==> flow/design.v (excerpt) <==
module rgb2dvi (
    input  wire        PixelClk,
    input  wire [23:0] vid_pData,
    input  wire        vid_pVDE,
    input  wire        vid_pHSync,
    input  wire        vid_pVSync,
    output wire [9:0]  pDataOutRaw0,    
    output wire [9:0]  pDataOutRaw1,    
    output wire [9:0]  pDataOutRaw2     
);
TMDS_Encoder DataEncoder0 (
    .PixelClk(PixelClk), .pDataOutRaw(pDataOutRaw0),
    .pDataOut(vid_pData[15:8]), .pC0(vid_pHSync), .pC1(vid_pVSync), .pVde(vid_pVDE));
TMDS_Encoder DataEncoder1 (
    .PixelClk(PixelClk), .pDataOutRaw(pDataOutRaw1),
    .pDataOut(vid_pData[7:0]), .pC0(1'b0), .pC1(1'b0), .pVde(vid_pVDE));
TMDS_Encoder DataEncoder2 (
    .PixelClk(PixelClk), .pDataOutRaw(pDataOutRaw2),
    .pDataOut(vid_pData[23:16]), .pC0(1'b0), .pC1(1'b0), .pVde(vid_pVDE));
endmodule
clock: 4.28 ns
lec_check: 0
cap_margin: 30
core_aspect_ratio: 0.87
core_margin: 6
core_utilization: 53
gpl_timing_driven: 0
max_routing_layer: met4
min_routing_layer: met2
slew_margin: 20
tns_end_percent: 95
run.sh (not shown) runs the stock make flow with config.mk's settings and CLKGATE_MAP_FILE=.
The baseline finished clean.
Edit:
==> flow/config.mk (replaced) <==
export PLATFORM = sky130hd
export DESIGN_NAME = rgb2dvi
export DESIGN_NICKNAME = rgb2dvi
export VERILOG_FILES = /design/flow/design.v
export SDC_FILE = /design/flow/constraint.sdc
export NUM_CORES = 4
export LEC_CHECK = 0
export CAP_MARGIN = 20
export CORE_MARGIN = 2
export CORE_UTILIZATION = 65
export CTS_CLUSTER_DIAMETER = 145
export SLEW_MARGIN = 20
==> flow/constraint.sdc (replaced) <==
create_clock -name core_clock -period 3.18 [get_ports {PixelClk}]
set_input_delay 0.6360 -clock core_clock [delete_from_list [all_inputs] [get_ports {PixelClk}]]
set_output_delay 0.6360 -clock core_clock [all_outputs]
set_load 0.01 [all_outputs]
Outcome: The new run finished with negative setup slack left. Design area climbs by 5.5%. Hold slack degrades by 0.0047 ns. Maximum frequency increases by 11%. First-iteration DRC count goes down by 64%. Wire length grows by 3.5%. Area after synthesis is unchanged. Worst setup slack is worse by 0.69 ns.
Edit:
--- a/flow/config.mk
+++ b/flow/config.mk
@@ -9,4 +9,3 @@
 export CORE_MARGIN = 2
-export CORE_UTILIZATION = 65
-export CTS_CLUSTER_DIAMETER = 145
+export CORE_UTILIZATION = 8
 export SLEW_MARGIN = 20
==> flow/constraint.sdc (replaced) <==
create_clock -name core_clock -period 4.05 [get_ports {PixelClk}]
set_input_delay 0.8100 -clock core_clock [delete_from_list [all_inputs] [get_ports {PixelClk}]]
set_output_delay 0.8100 -clock core_clock [all_outputs]
set_load 0.01 [all_outputs]
The changed run ran to the end with no violations; final area is higher by 9.0%; via count is lower by 7.0%; setup slack improved by 0.64 ns; clock skew is higher by 0.011 ns; synthesized area does not change; maximum frequency is lower by 6.1%.
Edit:
--- a/flow/config.mk
+++ b/flow/config.mk
@@ -7,5 +7,7 @@
 export LEC_CHECK = 0
+export ABC_AREA = 1
 export CAP_MARGIN = 20
 export CORE_MARGIN = 2
-export CORE_UTILIZATION = 8
+export CORE_UTILIZATION = 40
+export HOLD_SLACK_MARGIN = 0.02
 export SLEW_MARGIN = 20
==> flow/constraint.sdc (replaced) <==
create_clock -name core_clock -period 4.0 [get_ports {PixelClk}]
set_input_delay 0.8000 -clock core_clock [delete_from_list [all_inputs] [get_ports {PixelClk}]]
set_output_delay 0.8000 -clock core_clock [all_outputs]
set_load 0.01 [all_outputs]
Design area fell by a little under a tenth.
Global-route usage rose by 10 points.
Worst setup slack is better by 0.033 ns.
Maximum frequency rose by a few percent.
Die area fell by well over a third.
Routed wire length fell by a quarter to a third.
First-iteration DRC count rose by well over a third.
Cell count fell by well over a third.
Edit:
--- a/flow/config.mk
+++ b/flow/config.mk
@@ -7,7 +7,7 @@
 export LEC_CHECK = 0
-export ABC_AREA = 1
 export CAP_MARGIN = 20
+export CORE_ASPECT_RATIO = 1.32
 export CORE_MARGIN = 2
 export CORE_UTILIZATION = 40
-export HOLD_SLACK_MARGIN = 0.02
 export SLEW_MARGIN = 20
+export TNS_END_PERCENT = 5
Via count falls by roughly a tenth; area after synthesis goes down by a few percent; setup slack is worse by 0.012 ns; first-iteration DRC count drops by about a fifth; wire length rises slightly; clock-buffer cell count came out lower by 3.
Edit:
--- a/flow/config.mk
+++ b/flow/config.mk
@@ -8,5 +8,5 @@
 export CAP_MARGIN = 20
-export CORE_ASPECT_RATIO = 1.32
+export CORE_ASPECT_RATIO = 0.5
 export CORE_MARGIN = 2
-export CORE_UTILIZATION = 40
+export CORE_UTILIZATION = 59
 export SLEW_MARGIN = 20
Effect:
- wire length is lower by 7.0%
- critical path depth does not change
- clock skew barely changes
- worst setup slack gets worse by 0.034 ns
- die size is lower by 31%
- register-to-register slack gets worse by 0.03 ns
- non-clock buffer count is higher by 2
- maximum frequency is lower by 0.90%

run A:
Starting RTL as in the previous note.
==> flow/config.mk <==
export PLATFORM = sky130hd
export DESIGN_NAME = rgb2dvi
export DESIGN_NICKNAME = rgb2dvi
export VERILOG_FILES = /design/flow/design.v
export SDC_FILE = /design/flow/constraint.sdc
export NUM_CORES = 4
export LEC_CHECK = 0
export CAP_MARGIN = 5
export CELL_PAD_IN_SITES_DETAIL_PLACEMENT = 1
export CELL_PAD_IN_SITES_GLOBAL_PLACEMENT = 3
export CORE_ASPECT_RATIO = 1.25
export CORE_MARGIN = 2
export CORE_UTILIZATION = 24
export CTS_CLUSTER_DIAMETER = 214
export GPL_ROUTABILITY_DRIVEN = 1
export HOLD_SLACK_MARGIN = -0.1
export MIN_ROUTING_LAYER = met2
export PLACE_DENSITY_LB_ADDON = 0.19
export SETUP_SLACK_MARGIN = 0.01
export SLEW_MARGIN = 15
==> flow/constraint.sdc <==
create_clock -name core_clock -period 3.92 [get_ports {PixelClk}]
set_input_delay 0.7840 -clock core_clock [delete_from_list [all_inputs] [get_ports {PixelClk}]]
set_output_delay 0.7840 -clock core_clock [all_outputs]
set_load 0.01 [all_outputs]
Run A reached the final stage; the timing, design-rule and antenna checks on its layout passed.
For run B, these inputs were changed with respect to run A:
- CORE_ASPECT_RATIO: 1.25 -> unset
- HOLD_SLACK_MARGIN: -0.1 -> unset
- CTS_CLUSTER_DIAMETER: 214 -> unset
- SLEW_MARGIN: 15 -> 20
- CAP_MARGIN: 5 -> 20
- CELL_PAD_IN_SITES_GLOBAL_PLACEMENT: 3 -> unset
- ABC_AREA: unset -> 1
- GPL_ROUTABILITY_DRIVEN: 1 -> unset
- MIN_ROUTING_LAYER: met2 -> unset
- SETUP_SLACK_MARGIN: 0.01 -> unset
- PLACE_DENSITY_LB_ADDON: 0.19 -> unset
- CORE_UTILIZATION: 24 -> 72
- CELL_PAD_IN_SITES_DETAIL_PLACEMENT: 1 -> unset
- the clock period (ns, I/O delays scaled along): 3.92 -> 4.05
--- outcome ---
- Run B had finished all stages when the layout checks came back failing, citing negative setup slack.
- In run B, non-clock buffer count is lower than in run A.
- Run B against run A: share of synthesized cell area in full adder, half adder and majority cells now smaller, area of the die now smaller, post-synthesis share of cell area spent on and-or and or-and gates now smaller.
- Relative to run A, data required time of the worst path has increased by 190 ps in run B.
Inputs modified between run B and run C:
- removing ABC_AREA (formerly 1)
- setting SETUP_SLACK_MARGIN to 0.81 for the first time
- changing CAP_MARGIN from 20 to 40
- changing the clock period (ns, I/O delays scaled along) from 4.05 to 3.18
==> results <==
Run C never completed, since it errored out during 4_1_cts. Taking run B as the reference point, the worst slack after detailed placement of run C falls by 360 ps. Relative to run B, run C improves area after synthesis. Note that the yosys-reported design area after synthesis recorded for run C amounts to 0.949 times the value seen in run B. Looking at count of mapped cells out of synthesis across run C and run B, the one that comes out higher is run B.
### run C -> run D
- a change of CAP_MARGIN from 40 to 20
- a change of CORE_UTILIZATION from 72 to 40
- a deleted SETUP_SLACK_MARGIN that had been 0.81
- a change of the clock period (ns, I/O delays scaled along) from 3.18 to 4.0
Run D reached the end of the flow, and the finished layout is clean on the timing, design-rule and antenna checks.
Height of the die: run D higher than run C
Run D -> run C: multiplexer area fraction after synthesis delta 0, exact match
Looking only at area enclosed by the die boundary, and setting everything else aside, the higher value of run D and run C goes to run D.
The floorplan core area of run D exceeds that of run C by about 80%.
What run E does differently from run D at the input level:
- ABC_AREA newly set to 1
- CORE_UTILIZATION changed from 40 to 63
- CORE_ASPECT_RATIO newly set to 0.5
- PLACE_DENSITY newly set to 0.82
- CAP_MARGIN changed from 20 to 30
- SLEW_MARGIN changed from 20 to 10
- CTS_CLUSTER_DIAMETER newly set to 324
- TNS_END_PERCENT newly set to 10
- CTS_CLUSTER_SIZE newly set to 98
- SETUP_SLACK_MARGIN newly set to -0.09
==> comparison <==
Between run D and run E, die span in x increased.
Per the comparison of run E with run D, utilization moved up; filler-free cell count of the finished design saw an increase; worst-case hold slack saw a decrease.
Delta (run E minus run D): final critical delay including setup and external delays shows an increase of 130 ps, count of clock-buffer cells in the layout shows a reduction of 2.
Modified inputs, run F compared to run E
- changing CAP_MARGIN from 30 to 20
- removing PLACE_DENSITY (formerly 0.82)
- removing SETUP_SLACK_MARGIN (formerly -0.09)
## What came out
Run F vs. run E: largest stage delay on the critical path shows no meaningful change, met3 wire length shows a reduction of 27 um, fraction of standard cell area in multi-input logic shows an increase of 0.29 points.
